==> inputs of run a <==
==> flow/design.v (excerpt) <==
module scr_search(clk,rst,start,R_fixed,angle1,adder,error,X,Y,done
    );
make LEC_CHECK=0 CAP_MARGIN=35 CELL_PAD_IN_SITES_DETAIL_PLACEMENT=2 CELL_PAD_IN_SITES_GLOBAL_PLACEMENT=1 CORE_ASPECT_RATIO=1.37 CORE_MARGIN=6 CORE_UTILIZATION=40 CTS_CLUSTER_DIAMETER=297 GPL_TIMING_DRIVEN=1 MAX_ROUTING_LAYER=met5 PLACE_DENSITY=0.79 SETUP_SLACK_MARGIN=-0.46 SLEW_MARGIN=0 TNS_END_PERCENT=45 finish   # period 12.0 ns
run.sh (not shown) runs the stock make flow with config.mk's settings and CLKGATE_MAP_FILE=.
==> run b (differences from run a) <==
==> flow/config.mk (replaced) <==
export PLATFORM = sky130hd
export DESIGN_NAME = scr_search
export DESIGN_NICKNAME = scr_search
export VERILOG_FILES = /design/flow/design.v
export SDC_FILE = /design/flow/constraint.sdc
export NUM_CORES = 4
export LEC_CHECK = 0
export CAP_MARGIN = 20
export CORE_MARGIN = 2
export CORE_UTILIZATION = 45
export SETUP_SLACK_MARGIN = 1.78
export SLEW_MARGIN = 20
==> flow/constraint.sdc (replaced) <==
create_clock -name core_clock -period 6.3 [get_ports {clk}]
set_input_delay 1.2600 -clock core_clock [delete_from_list [all_inputs] [get_ports {clk}]]
set_output_delay 1.2600 -clock core_clock [all_outputs]
set_load 0.01 [all_outputs]
==> summary of the runs <==
Run b died in global routing (5_1_grt) on GRT-0232. Run a failed in global routing (5_1_grt). In run b the die area is lower than in run a, by 19%. Synthesized cell count is the same in run b and run a. In area after synthesis, run a and run b do not differ.

---

==> build 50: inputs <==
Starting RTL as in the previous note.
Settings: LEC_CHECK=0, CAP_MARGIN=20, CORE_MARGIN=2, CORE_UTILIZATION=72, CTS_CLUSTER_DIAMETER=398, CTS_CLUSTER_SIZE=98, PLACE_DENSITY=0.39, SLEW_MARGIN=20, TNS_END_PERCENT=5; clock period 6.41 ns.
==> inputs of build 28, as changes to build 50 <==
--- a/flow/config.mk
+++ b/flow/config.mk
@@ -9,7 +9,5 @@
 export CORE_MARGIN = 2
-export CORE_UTILIZATION = 72
-export CTS_CLUSTER_DIAMETER = 398
-export CTS_CLUSTER_SIZE = 98
-export PLACE_DENSITY = 0.39
+export CORE_UTILIZATION = 43
+export PLACE_DENSITY_LB_ADDON = 0.01
+export SETUP_SLACK_MARGIN = 3.5
 export SLEW_MARGIN = 20
-export TNS_END_PERCENT = 5
==> flow/constraint.sdc (replaced) <==
create_clock -name core_clock -period 12.0 [get_ports {clk}]
set_input_delay 2.4000 -clock core_clock [delete_from_list [all_inputs] [get_ports {clk}]]
set_output_delay 2.4000 -clock core_clock [all_outputs]
set_load 0.01 [all_outputs]
==> impl_metrics.ini <==
; implementation run metrics
[die]
coreArea_mm2 = 0.02763
fp.dieArea_mm2 = 0.02919
num_rows = 61
die_w_um = 170.9

[status]
status = stopped before the end
haltStage = global routing (5_1_grt)
firstError = [ERROR GRT-0232] Routing congestion too high. Check the congestion heatmap in the GUI.

[placement]
gp_congestion = 1.163
place_inst = 2134

[synth]
synth_area_mm2 = 0.01197
top_area_frac = 0.1003
That was build 28.
==> impl_metrics.ini <==
; implementation run metrics
[synth]
aoi_share = 0.3555
synth_area_mm2 = 0.01197
synth_top_cell_by_count = nor2_1
fp_nets = 1905
synth.area.top_cells = edfxtp_1, ha_1, a21oi_1, nor2_1, nand2_1
yosys_most_used_dff = edfxtp_1
synth.cellmix.simpleShare = 0.3363
top_area_frac = 0.1003

[die]
fp.dieArea_mm2 = 0.01767
coreArea_mm2 = 0.01641
die_w_um = 132.9

[placement]
gp_congestion = 1.658
port_buffers = 48

[status]
firstError = [ERROR DPL-0038] Utilization greater than 100%, impossible to legalize
status = stopped before the end
haltStage = detailed placement (3_5_place_dp)
That was build 50.

---

==> inputs of run M <==
scr_search again, from the RTL that the note above started with.
clock: 11.1 ns
lec_check: 0
cap_margin: 35
core_aspect_ratio: 0.62
core_margin: 2
core_utilization: 25
cts_cluster_diameter: 113
gpl_timing_driven: 0
min_routing_layer: met2
place_density: 0.45
slew_margin: 5
tns_end_percent: 15
==> run E (differences from run M) <==
- CAP_MARGIN: 35 -> 20
- CORE_ASPECT_RATIO: 0.62 -> not set
- CORE_UTILIZATION: 25 -> 22
- CTS_CLUSTER_DIAMETER: 113 -> not set
- GPL_TIMING_DRIVEN: 0 -> not set
- MIN_ROUTING_LAYER: met2 -> not set
- SLEW_MARGIN: 5 -> 20
- TNS_END_PERCENT: 15 -> not set
==> flow/constraint.sdc (replaced) <==
create_clock -name core_clock -period 12.1 [get_ports {clk}]
set_input_delay 2.4200 -clock core_clock [delete_from_list [all_inputs] [get_ports {clk}]]
set_output_delay 2.4200 -clock core_clock [all_outputs]
set_load 0.01 [all_outputs]
==> run Y (differences from run M) <==
- ABC_AREA: not set -> 1
- CAP_MARGIN: 35 -> 5
- CORE_ASPECT_RATIO: 0.62 -> 0.92
- CORE_MARGIN: 2 -> 5
- CORE_UTILIZATION: 25 -> 52
- CTS_CLUSTER_DIAMETER: 113 -> 351
- GPL_ROUTABILITY_DRIVEN: not set -> 0
- GPL_TIMING_DRIVEN: 0 -> 1
- SLEW_MARGIN: 5 -> 40
==> qor summary <==
item                                                                              run Y                      run M                    run E
Register area share after synthesis                                               0.108                      0.104                    0.104
Cells resized by post-CTS repair                                                      0                         17                        0
Status                                                        aborted with a tool error  aborted with a tool error  timing/DRC/antenna clean
Stage where the flow stopped                                                    5_1_grt                    5_1_grt                        -
And-or/or-and share of the synthesized area                                      0.0736                      0.355                    0.355
Post-place instance area                                                    12300 sq um                14000 sq um              13500 sq um
Count of input and output buffers                                                    48                         45                       48
Post-synth top area share                                                         0.213                      0.100                    0.100
Post-Synth Simple-Gate Area                                                       0.593                      0.336                    0.336
Effective utilization at floorplan                                                0.525                      0.252                    0.222
HPWL Detailed                                                             49500 microns              90400 microns            66800 microns
Mean instance size in the synthesized netlist                                5.32 sq um                 6.68 sq um               6.68 sq um
Most repeated cell in the gate-level netlist after synthesis   sky130_fd_sc_hd__nand2_1    sky130_fd_sc_hd__nor2_1  sky130_fd_sc_hd__nor2_1
Synthesized instance count                                                         2166                       1792                     1792
Pre-CTS setup slack                                                             3.22 ns                  -0.973 ns                  1.25 ns
Yosys cell count                                                                   2166                       1792                     1792
Distinct lib cells                                                                   55                        100                      100
Xor and xnor area share after synthesis                                          0.0190                     0.0282                   0.0282
Post-Syn Nets                                                                      2279                       1905                     1905
Number of instances in the placed design                                           2489                       2560                     2470
Routability cong.                                                                     -                       1.36                     1.11
Row Count                                                                            52                         63                       85
Multiplexer area fraction after synthesis                                             0                     0.0191                   0.0191
